==> inputs of run a <==
==> flow/design.v (excerpt) <==
module fir_filter
#(
    parameter NUM_ELEMENTS = 7
)
(
    input clk,
    input rst,
    input [ 7 : 0 ] weight_data,
    input [ 2 : 0 ] weight_idx,
    input weight_valid,
    output weight_ready,
    input [ 7 : 0 ] input_data,
    input input_valid,
    output input_ready,
    output [ 15 : 0 ] output_data,
    input output_ready,
    output output_valid
);
    assign weight_ready = 1;
    assign input_ready = 1;
    assign output_valid = 1;
    reg [7:0] weights [NUM_ELEMENTS-1:0];
    reg [7:0] values [NUM_ELEMENTS-1:0];
    integer i;
    always@(posedge clk)begin
        if (rst)begin
            for (i = 0; i< NUM_ELEMENTS; i = i+1)
                weights[i] = 0;
        end else if (weight_valid)
            weights[weight_idx] = weight_data;
        for (i = NUM_ELEMENTS-1; i> 0; i=i-1)begin
            values[i] <= rst?0:values[i-1];
        end
        values[0] <= rst?0:input_data;
    end
    wire [15:0] intermediate_sums [NUM_ELEMENTS-1:0];
    assign output_data = intermediate_sums[NUM_ELEMENTS-1];  
    generate
        genvar j;
        for (j = 0; j<NUM_ELEMENTS; j=j+1)begin:summation
            assign intermediate_sums[j] = (j?intermediate_sums[j-1]:0) + values[j]*weights[j];
        end
    endgenerate
endmodule
clock: 9.93 ns
lec_check: 0
cap_margin: 20
core_margin: 2
core_utilization: 68
cts_cluster_diameter: 221
setup_slack_margin: 0.26
slew_margin: 20
tns_end_percent: 5
run.sh (not shown) runs the stock make flow with config.mk's settings and CLKGATE_MAP_FILE=.
==> run b (differences from run a) <==
--- a/flow/config.mk
+++ b/flow/config.mk
@@ -8,7 +8,7 @@
 export CAP_MARGIN = 20
 export CORE_MARGIN = 2
-export CORE_UTILIZATION = 68
-export CTS_CLUSTER_DIAMETER = 221
-export SETUP_SLACK_MARGIN = 0.26
+export CORE_UTILIZATION = 72
+export CTS_CLUSTER_DIAMETER = 40
+export MAX_ROUTING_LAYER = met4
+export SETUP_SLACK_MARGIN = -0.49
 export SLEW_MARGIN = 20
-export TNS_END_PERCENT = 5
==> flow/constraint.sdc (replaced) <==
create_clock -name core_clock -period 8.1 [get_ports {clk}]
set_input_delay 1.6200 -clock core_clock [delete_from_list [all_inputs] [get_ports {clk}]]
set_output_delay 1.6200 -clock core_clock [all_outputs]
set_load 0.01 [all_outputs]
==> results <==
| quantity | run b | run a |
|---|---|---|
| Worst hold path endpoint | values[3][5]$_SDFF_PP0_ | values[2][5]$_SDFF_PP0_ |
| Filler cells | 1425 | 2059 |
| Global routing usage on met1 | 51.3% | 49.1% |
| Final Total Pwr | 3380 uW | 2390 uW |
| Final estimated routing congestion in global placement | 0.933 | 0.902 |
| Floorplan-stage core utilization | 73.9% | 69.4% |
| Maximum fanout along the worst path | 3 | 6 |
| Internal cell power | 1900 uW | 1360 uW |
| Area after detailed placement | 0.0207 sq mm | 0.0196 sq mm |
| Post-detail-place hpwl | 39.4 mm | 39.2 mm |
| Cell count after placement | 2389 | 2262 |
| Core area | 0.0253 sq mm | 0.0270 sq mm |
| Flop share of the area | 12.7% | 13.6% |
| Global-route wire length before repair | 75.8 mm | 75.0 mm |
| Final hold slack | 0.582 ns | 0.588 ns |
| Clock buffers and inverters, area share | 1.36% | 1.45% |
| Biggest cell delay along the critical path | 0.56 ns | 0.55 ns |
| Result of the run | failed layout checks | timing/DRC/antenna clean |
| Layout check failures | negative setup slack | - |
| Number of global-route vias before repair | 14.5k | 13.7k |
| Final instance count without filler cells | 2435 | 2298 |
| Relative contribution of sequential cells to total power | 19.3% | 22.6% |
| R2R Setup Slk | 6.82 ns | 9.00 ns |
| Share of the core filled with cells in the final layout | 84.7% | 74.7% |
| Synth-to-layout area growth | 14.7% | 7.57% |

========
==> sierra: inputs <==
Starting RTL as in the previous note.
==> flow/design.v (excerpt) <==
module fir_filter
#(
    parameter NUM_ELEMENTS = 7
)
(
    input clk,
    input rst,
    input [ 7 : 0 ] weight_data,
    input [ 2 : 0 ] weight_idx,
    input weight_valid,
    output weight_ready,
    input [ 7 : 0 ] input_data,
    input input_valid,
    output input_ready,
    output [ 15 : 0 ] output_data,
    input output_ready,
    output output_valid
);
    assign weight_ready = 1;
    assign input_ready = 1;
    assign output_valid = 1;
    reg [7:0] weights [NUM_ELEMENTS-1:0];
    reg [7:0] values [NUM_ELEMENTS-1:0];
    integer i;
    always@(posedge clk)begin
        if (rst)begin
            for (i = 0; i< NUM_ELEMENTS; i = i+1)
                weights[i] = 0;
        end else if (weight_valid)
            weights[weight_idx] = weight_data;
        for (i = NUM_ELEMENTS-1; i> 0; i=i-1)begin
            values[i] <= rst?0:values[i-1];
        end
        values[0] <= rst?0:input_data;
    end
    wire [15:0] intermediate_sums [NUM_ELEMENTS-1:0];
    assign output_data = intermediate_sums[NUM_ELEMENTS-1];  
    generate
        genvar j;
        for (j = 0; j<NUM_ELEMENTS; j=j+1)begin:summation
            assign intermediate_sums[j] = (j?intermediate_sums[j-1]:0) + values[j]*weights[j];
        end
    endgenerate
endmodule
==> flow/config.mk <==
export PLATFORM = sky130hd
export DESIGN_NAME = fir_filter
export DESIGN_NICKNAME = fir_filter
export VERILOG_FILES = /design/flow/design.v
export SDC_FILE = /design/flow/constraint.sdc
export NUM_CORES = 4
export LEC_CHECK = 0
export ABC_AREA = 0
export CAP_MARGIN = 20
export CELL_PAD_IN_SITES_GLOBAL_PLACEMENT = 0
export CORE_ASPECT_RATIO = 0.53
export CORE_MARGIN = 2
export CORE_UTILIZATION = 70
export CTS_CLUSTER_DIAMETER = 87
export GPL_ROUTABILITY_DRIVEN = 1
export GPL_TIMING_DRIVEN = 1
export MIN_ROUTING_LAYER = met1
export SETUP_SLACK_MARGIN = -0.15
export SLEW_MARGIN = 20
export TNS_END_PERCENT = 10
==> flow/constraint.sdc <==
create_clock -name core_clock -period 7.86 [get_ports {clk}]
set_input_delay 1.5720 -clock core_clock [delete_from_list [all_inputs] [get_ports {clk}]]
set_output_delay 1.5720 -clock core_clock [all_outputs]
set_load 0.01 [all_outputs]
==> willow: changes against sierra <==
ABC_AREA = 1   (was 0)
CELL_PAD_IN_SITES_GLOBAL_PLACEMENT = default   (was 0)
CORE_ASPECT_RATIO = 0.78   (was 0.53)
CORE_UTILIZATION = 40   (was 70)
CTS_CLUSTER_DIAMETER = 274   (was 87)
CTS_CLUSTER_SIZE = 26   (was default)
GPL_ROUTABILITY_DRIVEN = default   (was 1)
GPL_TIMING_DRIVEN = default   (was 1)
MIN_ROUTING_LAYER = default   (was met1)
SETUP_SLACK_MARGIN = default   (was -0.15)
TNS_END_PERCENT = default   (was 10)
==> flow/constraint.sdc (replaced) <==
create_clock -name core_clock -period 13.0 [get_ports {clk}]
set_input_delay 2.6000 -clock core_clock [delete_from_list [all_inputs] [get_ports {clk}]]
set_output_delay 2.6000 -clock core_clock [all_outputs]
set_load 0.01 [all_outputs]
==> results <==
quantity                                                           willow                      sierra
Mux cell area share                                                     0                    0.004281
Result of the run                                          finished clean  complete, but fails checks
Layout check failures                                                   -                setup timing
Power density over the cells                                90.79 nW/um^2               163.5 nW/um^2
WL met1                                                     22000 microns               22450 microns
Setup bufs post-CTS                                                     0                           6
Worst Hold End                                               values[6][1]               weights[6][0]
Part of the power in the clock network                              0.160                       0.147
Buffer and inverter count on the worst path                             8                           6
Area fraction in xor and xnor cells                              0.007888                     0.01451
Beginning of the worst hold path                             values[5][1]               weights[6][0]
Area growth from synthesis to layout                               5.099%                      14.11%
Fraction of area in clock buffers and inverters                   0.01423                     0.01465
Final Cell Area                                               20840 sq um                 21350 sq um
Post-synthesis cell type count                                         35                          32
Sum Neg Setup Slack                                                  0 ps                   -10540 ps
Crit path DRT                                                    10400 ps                     6290 ps
CORE AREA                                                     49280 sq um                 26200 sq um
Sequential power share                                              0.229                       0.197
Most congested layer reported by global routing                      met2                        met1
Crit path max-delay cell type                    sky130_fd_sc_hd__dfxtp_1       sky130_fd_sc_hd__fa_1
Crit-path max cell delay                                           750 ps                      620 ps
No activity file was given, so power comes from the tool's default toggle rates.
